==> 01-17: inputs <==
// TIA
module TIA(A,  
			Din,  
			Dout,  
			CS_n,  
			CS,  
			R_W_n,  
			RDY,  
			MASTERCLK,  
			BUS_EN,  
			idump_in,  
			Ilatch,  
			HSYNC,  
			HBLANK,  
			VSYNC,  
			VBLANK,  
			COLOROUT,  
			RES_n,  
			audv0,  
			audv1);
Settings: LEC_CHECK=0, ABC_AREA=1, CAP_MARGIN=5, CORE_MARGIN=2, CORE_UTILIZATION=71, CTS_CLUSTER_DIAMETER=238, CTS_CLUSTER_SIZE=15, HOLD_SLACK_MARGIN=0.29, PLACE_DENSITY=0.6, SETUP_SLACK_MARGIN=-0.44, SLEW_MARGIN=20; clock period 5.57 ns.
run.sh (not shown) runs the stock make flow with config.mk's settings and CLKGATE_MAP_FILE=.
==> 06-07: changes against 01-17 <==
- CAP_MARGIN: 5 -> 20
- CORE_UTILIZATION: 71 -> 72
- CTS_CLUSTER_DIAMETER: 238 -> 363
- GPL_ROUTABILITY_DRIVEN: not set -> 0
- HOLD_SLACK_MARGIN: 0.29 -> 0.07
- MAX_ROUTING_LAYER: not set -> met4
- PLACE_DENSITY: 0.6 -> not set
- PLACE_DENSITY_LB_ADDON: not set -> 0.01
- SETUP_SLACK_MARGIN: -0.44 -> 0.41
==> flow/constraint.sdc (replaced) <==
create_clock -name core_clock -period 6.06 [get_ports {MASTERCLK}]
set_input_delay 1.2120 -clock core_clock [delete_from_list [all_inputs] [get_ports {MASTERCLK}]]
set_output_delay 1.2120 -clock core_clock [all_outputs]
set_load 0.01 [all_outputs]
==> 12-28: changes against 01-17 <==
- ABC_AREA: 1 -> not set
- CAP_MARGIN: 5 -> 20
- CORE_UTILIZATION: 71 -> 66
- CTS_CLUSTER_DIAMETER: 238 -> not set
- CTS_CLUSTER_SIZE: 15 -> not set
- HOLD_SLACK_MARGIN: 0.29 -> not set
- PLACE_DENSITY: 0.6 -> not set
- SETUP_SLACK_MARGIN: -0.44 -> 2.14
==> flow/constraint.sdc (replaced) <==
create_clock -name core_clock -period 8.41 [get_ports {MASTERCLK}]
set_input_delay 1.6820 -clock core_clock [delete_from_list [all_inputs] [get_ports {MASTERCLK}]]
set_output_delay 1.6820 -clock core_clock [all_outputs]
set_load 0.01 [all_outputs]
==> flow_summary.json <==
{
  "dpl-instance-area_um2": 21000,
  "finalSetupViolations": 8,
  "reg2reg_slack_ns": 1.81,
  "layout.failed_checks": "negative setup slack",
  "result_of_the_run": "failed layout checks",
  "setup_slack_ns": -0.197,
  "timing.clock.skew_ns": 0.0188
}
That was 01-17.
==> flow_summary.json <==
{
  "result_of_the_run": "timing/DRC/antenna clean",
  "finalSetupViolations": 0,
  "dr.max_layer_used": "met4",
  "timing.clock.skew_ns": 0.0278,
  "dpl-instance-area_um2": 20800,
  "setup_slack_ns": 0.198
}
That was 06-07.
==> flow_summary.json <==
{
  "finalSetupViolations": 0,
  "dpl-instance-area_um2": 22600,
  "worstPathRequired_ns": 6.73,
  "timing.clock.skew_ns": 0.0183,
  "reg2reg_slack_ns": 4.03,
  "result_of_the_run": "timing/DRC/antenna clean"
}
That was 12-28.


==> v28 <==
Starting RTL as in the previous note.
clock: 6.06 ns
lec_check: 0
abc_area: 1
cap_margin: 20
core_margin: 2
core_utilization: 72
cts_cluster_size: 15
gpl_routability_driven: 0
hold_slack_margin: 0.29
max_routing_layer: met4
place_density_lb_addon: 0.01
setup_slack_margin: 0.39
slew_margin: 20
==> inputs of v18, as changes to v28 <==
ABC_AREA = default   (was 1)
CTS_CLUSTER_SIZE = default   (was 15)
GPL_ROUTABILITY_DRIVEN = default   (was 0)
HOLD_SLACK_MARGIN = default   (was 0.29)
SETUP_SLACK_MARGIN = 2.33   (was 0.39)
==> flow/constraint.sdc (replaced) <==
create_clock -name core_clock -period 8.59 [get_ports {MASTERCLK}]
set_input_delay 1.7180 -clock core_clock [delete_from_list [all_inputs] [get_ports {MASTERCLK}]]
set_output_delay 1.7180 -clock core_clock [all_outputs]
set_load 0.01 [all_outputs]
==> comparison table <==
Slowest cell on the critical path: v18 a221o_4; v28 dfxtp_4
Least setup slack across all paths after layout: v18 1.245 ns; v28 0.1876 ns
End point of the most critical hold path: v18 hCountReset[3]$_SDFF_PN0_; v28 hCountReset[2]$_SDFF_PN0_
Finished Core Util: v18 0.8615; v28 0.8530
Delay contributed by the slowest stage of the critical path: v18 0.47 ns; v28 0.36 ns
Detailed Routing Iterations Pass 1: v18 12; v28 17
Outcome: v18 timing/DRC/antenna clean; v28 timing/DRC/antenna clean
Slew @ Worst Pin: v18 1.326 ns; v28 1.287 ns
Total routing usage reported by global routing: v18 0.4959; v28 0.4657
Average wire length per cell after detail routing: v18 25.65 microns; v28 19.88 microns
Final-layout clock buffer total: v18 42; v28 45
Sequential fraction of design power: v18 0.469; v28 0.435
Placed Cells: v18 2975; v28 3373
Iteration-0 DRC count of the detailed router: v18 3456; v28 3575
Fraction of power spent switching nets: v18 0.2505; v28 0.2548
First-pass GRT wire length: v18 119400 microns; v28 105100 microns


==> job 5970 <==
Starting RTL as in the previous note.
==> flow/config.mk <==
export PLATFORM = sky130hd
export DESIGN_NAME = TIA
export DESIGN_NICKNAME = TIA
export VERILOG_FILES = /design/flow/design.v
export SDC_FILE = /design/flow/constraint.sdc
export NUM_CORES = 4
export LEC_CHECK = 0
export CAP_MARGIN = 20
export CORE_MARGIN = 2
export CORE_UTILIZATION = 40
export PLACE_DENSITY = 0.6
export SLEW_MARGIN = 20
==> flow/constraint.sdc <==
create_clock -name core_clock -period 10.9 [get_ports {MASTERCLK}]
set_input_delay 2.1800 -clock core_clock [delete_from_list [all_inputs] [get_ports {MASTERCLK}]]
set_output_delay 2.1800 -clock core_clock [all_outputs]
set_load 0.01 [all_outputs]
==> job 4409: changes against job 5970 <==
--- a/flow/config.mk
+++ b/flow/config.mk
@@ -6,7 +6,10 @@
 export NUM_CORES = 4
 export LEC_CHECK = 0
+export ABC_AREA = 1
 export CAP_MARGIN = 20
 export CORE_MARGIN = 2
-export CORE_UTILIZATION = 40
+export CORE_UTILIZATION = 69
+export CTS_CLUSTER_DIAMETER = 238
+export CTS_CLUSTER_SIZE = 15
 export PLACE_DENSITY = 0.6
 export SLEW_MARGIN = 20
==> flow/constraint.sdc (replaced) <==
create_clock -name core_clock -period 5.86 [get_ports {MASTERCLK}]
set_input_delay 1.1720 -clock core_clock [delete_from_list [all_inputs] [get_ports {MASTERCLK}]]
set_output_delay 1.1720 -clock core_clock [all_outputs]
set_load 0.01 [all_outputs]
==> job 4301: changes against job 5970 <==
==> flow/config.mk (replaced) <==
export PLATFORM = sky130hd
export DESIGN_NAME = TIA
export DESIGN_NICKNAME = TIA
export VERILOG_FILES = /design/flow/design.v
export SDC_FILE = /design/flow/constraint.sdc
export NUM_CORES = 4
export LEC_CHECK = 0
export ABC_AREA = 0
export CAP_MARGIN = 20
export CELL_PAD_IN_SITES_DETAIL_PLACEMENT = 1
export CORE_MARGIN = 3
export CORE_UTILIZATION = 53
export GPL_TIMING_DRIVEN = 0
export HOLD_SLACK_MARGIN = 0.23
export MAX_ROUTING_LAYER = met5
export PLACE_DENSITY = 0.56
export SETUP_SLACK_MARGIN = 1.91
export SLEW_MARGIN = 10
==> flow/constraint.sdc (replaced) <==
create_clock -name core_clock -period 9.08 [get_ports {MASTERCLK}]
set_input_delay 1.8160 -clock core_clock [delete_from_list [all_inputs] [get_ports {MASTERCLK}]]
set_output_delay 1.8160 -clock core_clock [all_outputs]
set_load 0.01 [all_outputs]
==> job 5588: changes against job 5970 <==
--- a/flow/config.mk
+++ b/flow/config.mk
@@ -6,7 +6,12 @@
 export NUM_CORES = 4
 export LEC_CHECK = 0
+export ABC_AREA = 1
 export CAP_MARGIN = 20
 export CORE_MARGIN = 2
-export CORE_UTILIZATION = 40
-export PLACE_DENSITY = 0.6
+export CORE_UTILIZATION = 72
+export CTS_CLUSTER_SIZE = 15
+export GPL_ROUTABILITY_DRIVEN = 0
+export MAX_ROUTING_LAYER = met4
+export PLACE_DENSITY_LB_ADDON = 0.01
+export SETUP_SLACK_MARGIN = 0.39
 export SLEW_MARGIN = 20
==> flow/constraint.sdc (replaced) <==
create_clock -name core_clock -period 6.06 [get_ports {MASTERCLK}]
set_input_delay 1.2120 -clock core_clock [delete_from_list [all_inputs] [get_ports {MASTERCLK}]]
set_output_delay 1.2120 -clock core_clock [all_outputs]
set_load 0.01 [all_outputs]
==> comparison table <==
item	job 4301	job 5970	job 5588	job 4409
Outcome	complete, but fails checks	timing/DRC/antenna clean	timing/DRC/antenna clean	complete, but fails checks
Reasons for failing layout checks	setup timing	-	-	setup timing
Routed length per placed instance	33.1 um	21.8 um	19.9 um	18.8 um
Clk slew on worst S/H paths	0.06 ns	0.06 ns	0.06 ns	0.07 ns
Total length of routed met3 wires	14800 um	3920 um	9260 um	7540 um
Filler cell count in the final layout	4686	5289	1647	2148
Worst slack on hold paths	0.448 ns	0.433 ns	0.423 ns	0.430 ns
Number of cell rows	73	85	60	62
Vertical die size	209 um	237 um	170 um	174 um
Sequential fraction of design power	42.4%	44.4%	43.5%	52.5%
Distinct cells, synth	115	115	71	71
GR met1 Demand/Resource	52.3%	34.7%	53.9%	55.1%
CTS buffer count	37	39	35	24
Horiz. Die Dim	209 um	237 um	170 um	174 um
Uppermost layer routed	met5	met5	met4	met4
Setup Fix Bufs, Post-CTS	94	0	35	10
Power and IR drop assume default switching activity.
